Setup of before:
==> flow/design.v <==
`timescale 1ns / 1ps
module iir_filter (
    input wire clk,
    input wire rst,
    input wire signed [15:0] x_in,
    output reg signed [15:0] y_out
);
    localparam signed [39:0] B0 =  3947;
    localparam signed [39:0] B1 = -7894;
    localparam signed [39:0] B2 =  3947;
    localparam signed [39:0] A2 = -7891; 
    localparam signed [39:0] A3 =  3801;
    reg signed [39:0] z1;
    reg signed [39:0] z2;
    wire signed [39:0] x_ext;
    wire signed [39:0] b0_x, b1_x, b2_x;
    wire signed [39:0] a2_y, a3_y;
    wire signed [39:0] y_acc;
    assign x_ext = {{24{x_in[15]}}, x_in};
    assign b0_x = x_ext * B0;
    assign b1_x = x_ext * B1;
    assign b2_x = x_ext * B2;
    assign y_acc = b0_x + z1;
    reg signed [15:0] y_comb;
    wire signed [39:0] y_scaled = y_acc >>> 12; 
    always @(*) begin
        if (y_scaled > 32767)      
            y_comb = 32767;
        else if (y_scaled < -32768) 
            y_comb = -32768;
        else                        
            y_comb = y_scaled[15:0];
    end
    wire signed [39:0] y_comb_ext = {{24{y_comb[15]}}, y_comb};
    assign a2_y = y_comb_ext * A2;
    assign a3_y = y_comb_ext * A3;
    always @(posedge clk) begin
        if (rst) begin
            y_out <= 0;
            z1 <= 0;
            z2 <= 0;
        end else begin
            y_out <= y_comb;
            z1 <= b1_x - a2_y + z2;
            z2 <= b2_x - a3_y;
        end
    end
endmodule
`timescale 1ns / 1ps
module threshold_estimator (
    input wire clk,
    input wire rst,
    input wire signed [15:0] data_in,
    output reg signed [15:0] threshold
);
    reg signed [15:0] abs_data;
    always @(*) begin
        if (data_in == -16'd32768) abs_data = 16'd32767;
        else abs_data = (data_in < 0) ? -data_in : data_in;
    end
    localparam K = 14; 
    reg signed [31:0] accumulator;
    always @(posedge clk) begin
        if (rst) begin
            accumulator <= 0;
            threshold <= 0;
        end else begin
            accumulator <= accumulator - (accumulator >>> K) + abs_data;
            threshold <= -(((accumulator >>> K) * 45) >>> 3);
        end
    end
endmodule
`timescale 1ns / 1ps
module spike_detect (
    input wire clk,
    input wire rst,
    input wire signed [15:0] data_in,
    input wire signed [15:0] threshold,
    output reg spike_out
);
    localparam integer LOCKOUT = 20;
    localparam signed [15:0] SATURATION_NEG = -16'd30000;
    reg [4:0] timer;
    always @(posedge clk) begin
        if (rst) begin
            spike_out <= 0;
            timer <= 0;
        end else begin
            spike_out <= 0;
            if (timer > 0) begin
                timer <= timer - 1;
            end else begin
                if ((data_in < threshold) && (data_in > SATURATION_NEG)) begin
                    spike_out <= 1;
                    timer <= LOCKOUT;
                end
            end
        end
    end
endmodule
`timescale 1ns / 1ps
module velocity_decoder (
    input wire clk,
    input wire rst,
    input wire bin_strobe,  
    input wire signed [15:0] bin_count,  
    output reg signed [15:0] velocity  
);
    localparam signed [15:0] M1 = 16'd3891;  
    localparam signed [15:0] M2 = 16'd819;  
    localparam signed [15:0] MAX_VEL = 16'd20480; 
    localparam signed [15:0] MIN_VEL = -16'd20480;
    reg signed [31:0] term1;  
    reg signed [31:0] term2;  
    reg signed [31:0] sum;  
    always @(posedge clk) begin
        if (rst) begin
            velocity <= 0;
        end else if (bin_strobe) begin
            term1 = velocity * M1; 
            term2 = (bin_count * M2) <<< 12;
            sum = term1 + term2;
            if ((sum >>> 12) > MAX_VEL) 
                velocity <= MAX_VEL;
            else if ((sum >>> 12) < MIN_VEL)
                velocity <= MIN_VEL;
            else
                velocity <= sum >>> 12;
        end
    end
endmodule
`timescale 1ns / 1ps
module neural_pipeline_top (
    input wire clk,
    input wire rst,
    input wire signed [15:0] raw_in,
    output wire signed [15:0] vel_out
);
    wire signed [15:0] filt_out;
    wire spike_pulse_raw;  
    reg spike_pulse_safe;  
    wire signed [15:0] auto_threshold;
    reg [17:0] warmup_cnt; 
    always @(posedge clk) begin
        if (rst) begin
            warmup_cnt <= 0;
            spike_pulse_safe <= 0;
        end else begin
            if (warmup_cnt < 150000) 
                warmup_cnt <= warmup_cnt + 1;
            if (warmup_cnt == 150000) 
                spike_pulse_safe <= spike_pulse_raw;
            else 
                spike_pulse_safe <= 0;
        end
    end
    reg [10:0] bin_timer;
    reg bin_strobe;
    reg signed [15:0] bin_accumulator;
    reg signed [15:0] current_bin_count;
    iir_filter u_filter (
        .clk(clk),
        .rst(rst),
        .x_in(raw_in),
        .y_out(filt_out)
    );
    threshold_estimator u_thresh_gen (
        .clk(clk),
        .rst(rst),
        .data_in(filt_out),
        .threshold(auto_threshold)
    );
    spike_detect u_detect (
        .clk(clk),
        .rst(rst),
        .data_in(filt_out),
        .threshold(auto_threshold), 
        .spike_out(spike_pulse_raw) 
    );
    always @(posedge clk) begin
        if (rst) begin
            bin_timer <= 0;
            bin_accumulator <= 0;
            current_bin_count <= 0;
            bin_strobe <= 0;
        end else begin
            bin_strobe <= 0;
            if (spike_pulse_safe)
                bin_accumulator <= bin_accumulator + 1;
            if (bin_timer == 1499) begin
                bin_timer <= 0;
                current_bin_count <= bin_accumulator;
                bin_accumulator <= 0;
                bin_strobe <= 1;
            end else begin
                bin_timer <= bin_timer + 1;
                bin_strobe <= 0;
            end
        end
    end
    velocity_decoder u_decoder (
        .clk(clk),
        .rst(rst),
        .bin_strobe(bin_strobe),
        .bin_count(current_bin_count),
        .velocity(vel_out)
    );
endmodule
clock: 25.0 ns
lec_check: 0
abc_area: 0
cap_margin: 20
core_aspect_ratio: 0.5
core_margin: 7
core_utilization: 30
cts_cluster_diameter: 91
cts_cluster_size: 100
gpl_routability_driven: 0
slew_margin: 20
tns_end_percent: 20
run.sh (not shown) runs the stock make flow with config.mk's settings and CLKGATE_MAP_FILE=.
Here is what was changed in the inputs of after compared with before.
- TNS_END_PERCENT no longer set, was 20
- CTS_CLUSTER_DIAMETER no longer set, was 91
- GPL_ROUTABILITY_DRIVEN no longer set, was 0
- CORE_ASPECT_RATIO no longer set, was 0.5
- CORE_UTILIZATION now 71, was 30
- CORE_MARGIN now 2, was 7
- CTS_CLUSTER_SIZE no longer set, was 100
- ABC_AREA no longer set, was 0
- the clock period (ns, I/O delays scaled along) now 23.2, was 25.0
Results
In summary, after completed successfully, with a layout that passed the timing, design-rule and antenna checks.
Sum of overflow across all layers after global routing essentially unchanged between after and before.
Chip width: lower on after
Against before, after comes in 27 points higher on met1 usage.
Compare before and after | routed wire length on met2 lower: before
Final cell area: after below before
From before to after, synthesized cell count did not move at all.
Compared with before, after shows number of antenna diodes lower by 1.
[compare] base=before new=after: worst reg2reg path depth has increased.

* * *

== run C ==
// neural_pipeline_top: RTL as listed in full above, without the edits since
Settings: LEC_CHECK=0, ABC_AREA=1, CAP_MARGIN=20, CORE_MARGIN=8, CORE_UTILIZATION=46, CTS_CLUSTER_DIAMETER=91, CTS_CLUSTER_SIZE=100, GPL_ROUTABILITY_DRIVEN=0, HOLD_SLACK_MARGIN=0.14, SLEW_MARGIN=20, TNS_END_PERCENT=20; clock period 25.0 ns.
diff inputs: run C => run K
Settings: HOLD_SLACK_MARGIN no longer set, was 0.14; CORE_MARGIN now 7, was 8; GPL_ROUTABILITY_DRIVEN no longer set, was 0; CTS_CLUSTER_DIAMETER no longer set, was 91; CORE_UTILIZATION now 44, was 46.
Results
On maximum frequency, run C loses to run K.
Run K vs run C, core utilization went down by 1.8 points.
Run C → run K: data required time of the worst path now larger; post-route worst setup slack now larger; number of filler instances in the final layout now larger; total routing resource utilization after global routing comparable.
Where core area is concerned, run C is better than run K.
Summary: with run C as the reference, x dimension of the die in run K moved up slightly.
Going from run C to run K, first-pass GRT wire length grew slightly.
Relative to run C, the number of non-clock buffers in the layout measured on run K has increased by a few percent.
Met3 track demand over resource in global routing: run K < run C

* * *

== indigo ==
// neural_pipeline_top: RTL as listed in full above, without the edits since
make LEC_CHECK=0 CAP_MARGIN=20 CORE_MARGIN=2 CORE_UTILIZATION=72 HOLD_SLACK_MARGIN=-0.1 MAX_ROUTING_LAYER=met4 SETUP_SLACK_MARGIN=-0.53 SLEW_MARGIN=20 finish   # period 14.5 ns
indigo: complete, dirty (negative setup slack)
Edits applied to the flow inputs when going from indigo to lagoon:
--- a/flow/config.mk
+++ b/flow/config.mk
@@ -9,6 +9,3 @@
 export CORE_MARGIN = 2
-export CORE_UTILIZATION = 72
-export HOLD_SLACK_MARGIN = -0.1
-export MAX_ROUTING_LAYER = met4
-export SETUP_SLACK_MARGIN = -0.53
+export CORE_UTILIZATION = 12
 export SLEW_MARGIN = 20
==> flow/constraint.sdc <==
create_clock -name core_clock -period 30.3 [get_ports {clk}]
set_input_delay 6.0600 -clock core_clock [delete_from_list [all_inputs] [get_ports {clk}]]
set_output_delay 6.0600 -clock core_clock [all_outputs]
set_load 0.01 [all_outputs]
Status for lagoon and indigo: clean finish in lagoon only
From the logs: indigo reached the end of the flow and failed the layout checks with negative setup slack.
Between lagoon and indigo, the detailed-route wire length on metal 1 does not differ in any meaningful way.
Diff indigo -> lagoon: area overhead of the layout relative to synthesis -9.8 points; wire length lost about 35%.
Diff indigo -> lagoon: final-layout setup total negative slack increased by 131.71 ns relative to the old numbers.
Going from indigo to lagoon, clock skew increased by 0.024 ns relative to the old numbers, clock buffer count in the final layout went down, final cell utilization of the core has decreased.
Summary of lagoon over indigo: count of placed standard cells in the final layout, fillers left out went up, hold slack did not really move, via count went down.
#### Input delta (fjord over lagoon)
--- a/flow/config.mk
+++ b/flow/config.mk
@@ -9,3 +9,3 @@
 export CORE_MARGIN = 2
-export CORE_UTILIZATION = 12
+export CORE_UTILIZATION = 40
 export SLEW_MARGIN = 20
==> flow/constraint.sdc <==
create_clock -name core_clock -period 20.0 [get_ports {clk}]
set_input_delay 4.0000 -clock core_clock [delete_from_list [all_inputs] [get_ports {clk}]]
set_output_delay 4.0000 -clock core_clock [all_outputs]
set_load 0.01 [all_outputs]
Results
Diff lagoon -> fjord | share of the core filled with cells | increase of 31 points. Comparing lagoon against fjord, there is no change at all in leftover overflow at the end of global routing. Looking at first element of the critical path, the raw_in[4] result is from fjord; the raw_in[1] one comes from lagoon. Tapcell count: fjord < lagoon. Cell area after layout improves in fjord relative to lagoon. Number of buffers other than clock buffers in the final layout (fjord vs. lagoon) increases by more than 100%.
